## job 101
## dot_product
module dot_product (
	input ap_clk,
	input ap_rst,
	output [16-1:0]  	memory_Addr_A,
	output 						memory_EN_A,
	output 						memory_WEN_A,
	output [32-1:0]	memory_Din_A,
	input  [32-1:0] 	memory_Dout_A,
	output [16-1:0]  	memory_Addr_B,
	output 						memory_EN_B,
	output 						memory_WEN_B,
	output [32-1:0]	memory_Din_B,
	input  [32-1:0] 	memory_Dout_B,
	input 						fifo_in_empty_n,
	input  [(3+2+16)-1:0]	fifo_in_dout,
	output 						fifo_in_read,
	input 						fifo_out_full_n,
	output 						fifo_out_write,
	output [(3+2+16)-1:0]	fifo_out_din
);
Size in the first run: roughly 2400 cells after synthesis, ~120 flip-flops, roughly 210 I/O pins, roughly 22000 µm² of cells after synthesis.
clock: 8.0 ns
lec_check: 0
cap_margin: 20
core_margin: 2
core_utilization: 69
cts_cluster_size: 39
hold_slack_margin: 0.29
place_density_lb_addon: 0.26
slew_margin: 20
run.sh (not shown) runs the stock make flow with config.mk's settings and CLKGATE_MAP_FILE=.
Although it ran to completion, job 101 produced a layout that fails the final checks because of setup timing.
The following lists how job 102 was set up differently from job 101:
- an added ABC_AREA of 1
- a change of PLACE_DENSITY_LB_ADDON from 0.26 to 0.04
- an added CORE_ASPECT_RATIO of 1.07
- a deleted CTS_CLUSTER_SIZE that had been 39
- an added TNS_END_PERCENT of 90
- a deleted HOLD_SLACK_MARGIN that had been 0.29
- an added MIN_ROUTING_LAYER of met1
- a change of CORE_UTILIZATION from 69 to 55
Findings:
Compared to job 101, job 102 has first-pass GRT wire length 2900 µm higher.
Job 102 | stages: all done | timing, DRC, antenna: all pass
When the final numbers for job 101 and job 102 were put side by side, the post-synthesis average cell area turned out to be smaller in job 102.
Taking job 101 as 1.0, job 102 lands at 1.06 on cell area after technology mapping.
Job 102 gives less multiplexer area fraction after synthesis than job 101 did.
Final standard cell count with taps included and fillers excluded came out higher on job 102 than on job 101.
As of job 102, via count had risen by a few percent compared to job 101.
Compared with job 101, placement density in the core of job 102 is lower.
Modified inputs, job 103 compared to job 102
- removing PLACE_DENSITY_LB_ADDON (formerly 0.04)
- removing CORE_ASPECT_RATIO (formerly 1.07)
- changing CORE_UTILIZATION from 55 to 40
- removing TNS_END_PERCENT (formerly 90)
- removing MIN_ROUTING_LAYER (formerly met1)
- removing ABC_AREA (formerly 1)
- changing the clock period (ns, I/O delays scaled along) from 8.0 to 7.92
Findings:
On routed via count divided by cell count, the higher figure sits with job 102, not job 103.
Job 103 vs. job 102: share of final layout cell area taken by clock buffers and inverters roughly the same, post-route DRC violation count roughly the same.
Job 103 against job 102: tally of non-filler cells in the final layout now sits lower, wire length of the first global-routing pass now sits lower, depth of the critical timing path with buffers and inverters included now sits higher, number of rows in the core area now sits higher.
Job 103 vs. job 102: instance area at placement went down by 4.6%.
Layout buffer count excluding clock buffers sits lower in job 103 than in job 102.
The following lists how job 104 was set up differently from job 103:
- setting SETUP_SLACK_MARGIN to -0.27 for the first time
- changing CORE_UTILIZATION from 40 to 71
- changing the clock period (ns, I/O delays scaled along) from 7.92 to 3.69
Findings:
Completing all stages was not enough for job 104: its layout failed the final checks because of setup timing.
Having completed the whole flow, job 103 delivered a layout that passed the timing, design-rule and antenna checks.
Job 104 vs job 103: final HPWL from detailed placement down by a few percent
Changes observed in job 104 relative to job 103: detailed-route wire length on metal 1 down about 10%; AND-OR/OR-AND share of the synthesized area saw little to no change.
Re wire length: job 103 was lower than job 104.
Job 104 vs job 103, global-route usage went up by 26 points.
Compared with job 103, die width in job 104 decreased by more than 10%.
Compared with job 103, in job 104 via count normalized by instance count +31%; non-clock buffer count +about 10%; setup skew after layout +0.0057 ns; smallest setup slack after layout -3.86 ns.
Relative to job 104, the following input files were edited for job 105:
- an added CTS_CLUSTER_DIAMETER of 388
- an added CTS_CLUSTER_SIZE of 95
- a change of CORE_UTILIZATION from 71 to 68
- a deleted SETUP_SLACK_MARGIN that had been -0.27
- an added ABC_AREA of 1
- a change of the clock period (ns, I/O delays scaled along) from 3.69 to 6.0
### Flow results
- The flow completed for job 105, but it is not clean: the layout still shows setup timing.
- Compared with job 104, in job 105 detailed-route via count went up; wire length of the first global-routing pass higher.
- Changes observed in job 105 relative to job 104: sequential share of layout area has decreased; routed wire length on met3 now smaller; die area has increased; synthesis-to-layout area growth climbed 2.2 points.

* * *

Setup of JK:
dot_product again, from the RTL that the note above started with.
clock: 4.43 ns
lec_check: 0
abc_area: 1
cap_margin: 20
core_aspect_ratio: 0.5
core_margin: 2
core_utilization: 72
cts_cluster_diameter: 345
cts_cluster_size: 96
place_density: 0.36
setup_slack_margin: -0.39
slew_margin: 20
tns_end_percent: 5
JK: flow complete, layout not clean; failing: setup timing
Here is what was changed in the inputs of MS compared with JK.
Settings: SETUP_SLACK_MARGIN no longer set, was -0.39; CORE_ASPECT_RATIO no longer set, was 0.5; CORE_UTILIZATION now 66, was 72.
==> comparison <==
- Complete run, failing final checks: MS, reason setup timing.
- Measured against MS, the critical path depth of JK comes out at 1.12 times the reference value.
- Lower ratio of final minimum period to clock period goes to MS over JK.
- JK → MS: final-layout fill cell count rose by 900, detailed-routed wire length on met3 fell by 26%, number of setup violations in the final report now smaller.
- The die used by MS is larger than the one used by JK.
- Going from JK to MS, non-clock buffer total of the final layout went down 17; final cell count shows no meaningful change; sequential share of layout area did not really move.
The inputs of AL differ from those of MS as listed below.
Settings: CORE_ASPECT_RATIO newly set to 0.5; TNS_END_PERCENT removed (was 5); CORE_UTILIZATION changed from 66 to 62; ABC_AREA removed (was 1); CTS_CLUSTER_SIZE removed (was 96); PLACE_DENSITY changed from 0.36 to 0.69; CTS_CLUSTER_DIAMETER removed (was 345); the clock period (ns, I/O delays scaled along) changed from 4.43 to 9.51.
## What came out
AL finished every step from synthesis to the final layout, and the layout passed the timing, design-rule and antenna checks. To summarise MS: no stage aborted, but the layout did not pass its checks, failing on setup timing. Changes observed in AL relative to MS: final-layout fill cell count now sits higher, synthesized area now sits lower, final net count now sits lower, share of the cycle needed by the critical path after routing now sits lower. Run comparison: MS cell with the biggest individual delay on the critical path sky130_fd_sc_hd__fa_2; AL cell with the biggest individual delay on the critical path sky130_fd_sc_hd__clkdlybuf4s50_1. Part of the Yosys area used for sequential elements: AL higher than MS. Compared with MS, AL shows a wire length on met3 that is about 40% lower. Lower wire length of the first global-routing pass among AL and MS: AL.
Changes in TR relative to AL:
Settings: an added TNS_END_PERCENT of 40; a change of CORE_UTILIZATION from 62 to 57; an added PLACE_DENSITY_LB_ADDON of 0.21; a deleted PLACE_DENSITY that had been 0.69; an added GPL_ROUTABILITY_DRIVEN of 0; an added ABC_AREA of 1; a change of SLEW_MARGIN from 20 to 5; an added MIN_ROUTING_LAYER of met2; an added CTS_CLUSTER_DIAMETER of 56; an added GPL_TIMING_DRIVEN of 1; a change of CORE_ASPECT_RATIO from 0.5 to 0.52; an added CTS_CLUSTER_SIZE of 100.
Results
TR never completed, since it errored out during 5_1_grt.
Between AL and TR, post-synthesis cell count from yosys is higher for TR, AL comes in under that.
Reported for AL and TR, number of hold-repair buffers added at the cts stage turned out identical to the last digit.
AL has a higher worst setup slack before clock tree synthesis than TR.
What AL reported for synthesized cell count has to be multiplied by 1.3 to get the figure for TR.
Changes in PW relative to TR:
Settings: changing CTS_CLUSTER_SIZE from 100 to 86; setting MAX_ROUTING_LAYER to met4 for the first time; changing CORE_UTILIZATION from 57 to 72; changing SLEW_MARGIN from 5 to 20; removing ABC_AREA (formerly 1); setting SETUP_SLACK_MARGIN to 1.75 for the first time; removing TNS_END_PERCENT (formerly 40); removing GPL_TIMING_DRIVEN (formerly 1); removing MIN_ROUTING_LAYER (formerly met2); removing CTS_CLUSTER_DIAMETER (formerly 56); removing GPL_ROUTABILITY_DRIVEN (formerly 0).
Results
- PW | stages: all done | timing, DRC, antenna: all pass
- Looking at floorplan core area across PW and TR, the one that comes out higher is TR.
- Comparing die area for PW and TR, the bigger number came from TR.
- Compared with TR, PW shows chip area from the yosys synthesis statistics lower by 1300 µm².
- In the flow results for PW and TR, the placed instance count is smaller on PW.
- PW ends up with a die boundary width that is about 13% lower than in TR.
- Count of instantiated cells in the yosys netlist came out lower on PW than on TR.
- PW ended up with a lower count of mapped cells out of synthesis than TR did.
- Flop and latch count out of synthesis: PW vs TR, no meaningful difference
- On PW: number of placement rows is about 13% lower than what TR gave.
- On portion of netlist area occupied by mux cells, the lower figure sits with TR, not PW.

* * *

birch:
Starting RTL as in the previous note.
Settings: LEC_CHECK=0, ABC_AREA=1, CAP_MARGIN=35, CORE_MARGIN=9, CORE_UTILIZATION=40, CTS_CLUSTER_DIAMETER=235, CTS_CLUSTER_SIZE=98, HOLD_SLACK_MARGIN=0.29, PLACE_DENSITY_LB_ADDON=0.05, SETUP_SLACK_MARGIN=-0.72, SLEW_MARGIN=5, TNS_END_PERCENT=5; clock period 8.0 ns.
birch: complete, dirty (setup timing)
Inputs modified between birch and oak:
Settings: an added PLACE_DENSITY of 0.69; a change of CORE_MARGIN from 9 to 2; a change of SETUP_SLACK_MARGIN from -0.72 to 0.72; a deleted PLACE_DENSITY_LB_ADDON that had been 0.05; an added MIN_ROUTING_LAYER of met1; an added GPL_ROUTABILITY_DRIVEN of 0; a change of SLEW_MARGIN from 5 to 20; an added CELL_PAD_IN_SITES_GLOBAL_PLACEMENT of 3; a deleted CTS_CLUSTER_SIZE that had been 98; a deleted HOLD_SLACK_MARGIN that had been 0.29; an added GPL_TIMING_DRIVEN of 1; an added CORE_ASPECT_RATIO of 1.07; a change of TNS_END_PERCENT from 5 to 90; a deleted CTS_CLUSTER_DIAMETER that had been 235; a change of CORE_UTILIZATION from 40 to 39.
## What came out
- Both conditions hold for oak: the flow ran to the end and the final layout passed the timing, design-rule and antenna checks.
- Flip-flop count: oak vs birch identical
- oak vs. birch: largest clock skew in the final design shows no meaningful change, initial antenna violation count dropped 3.
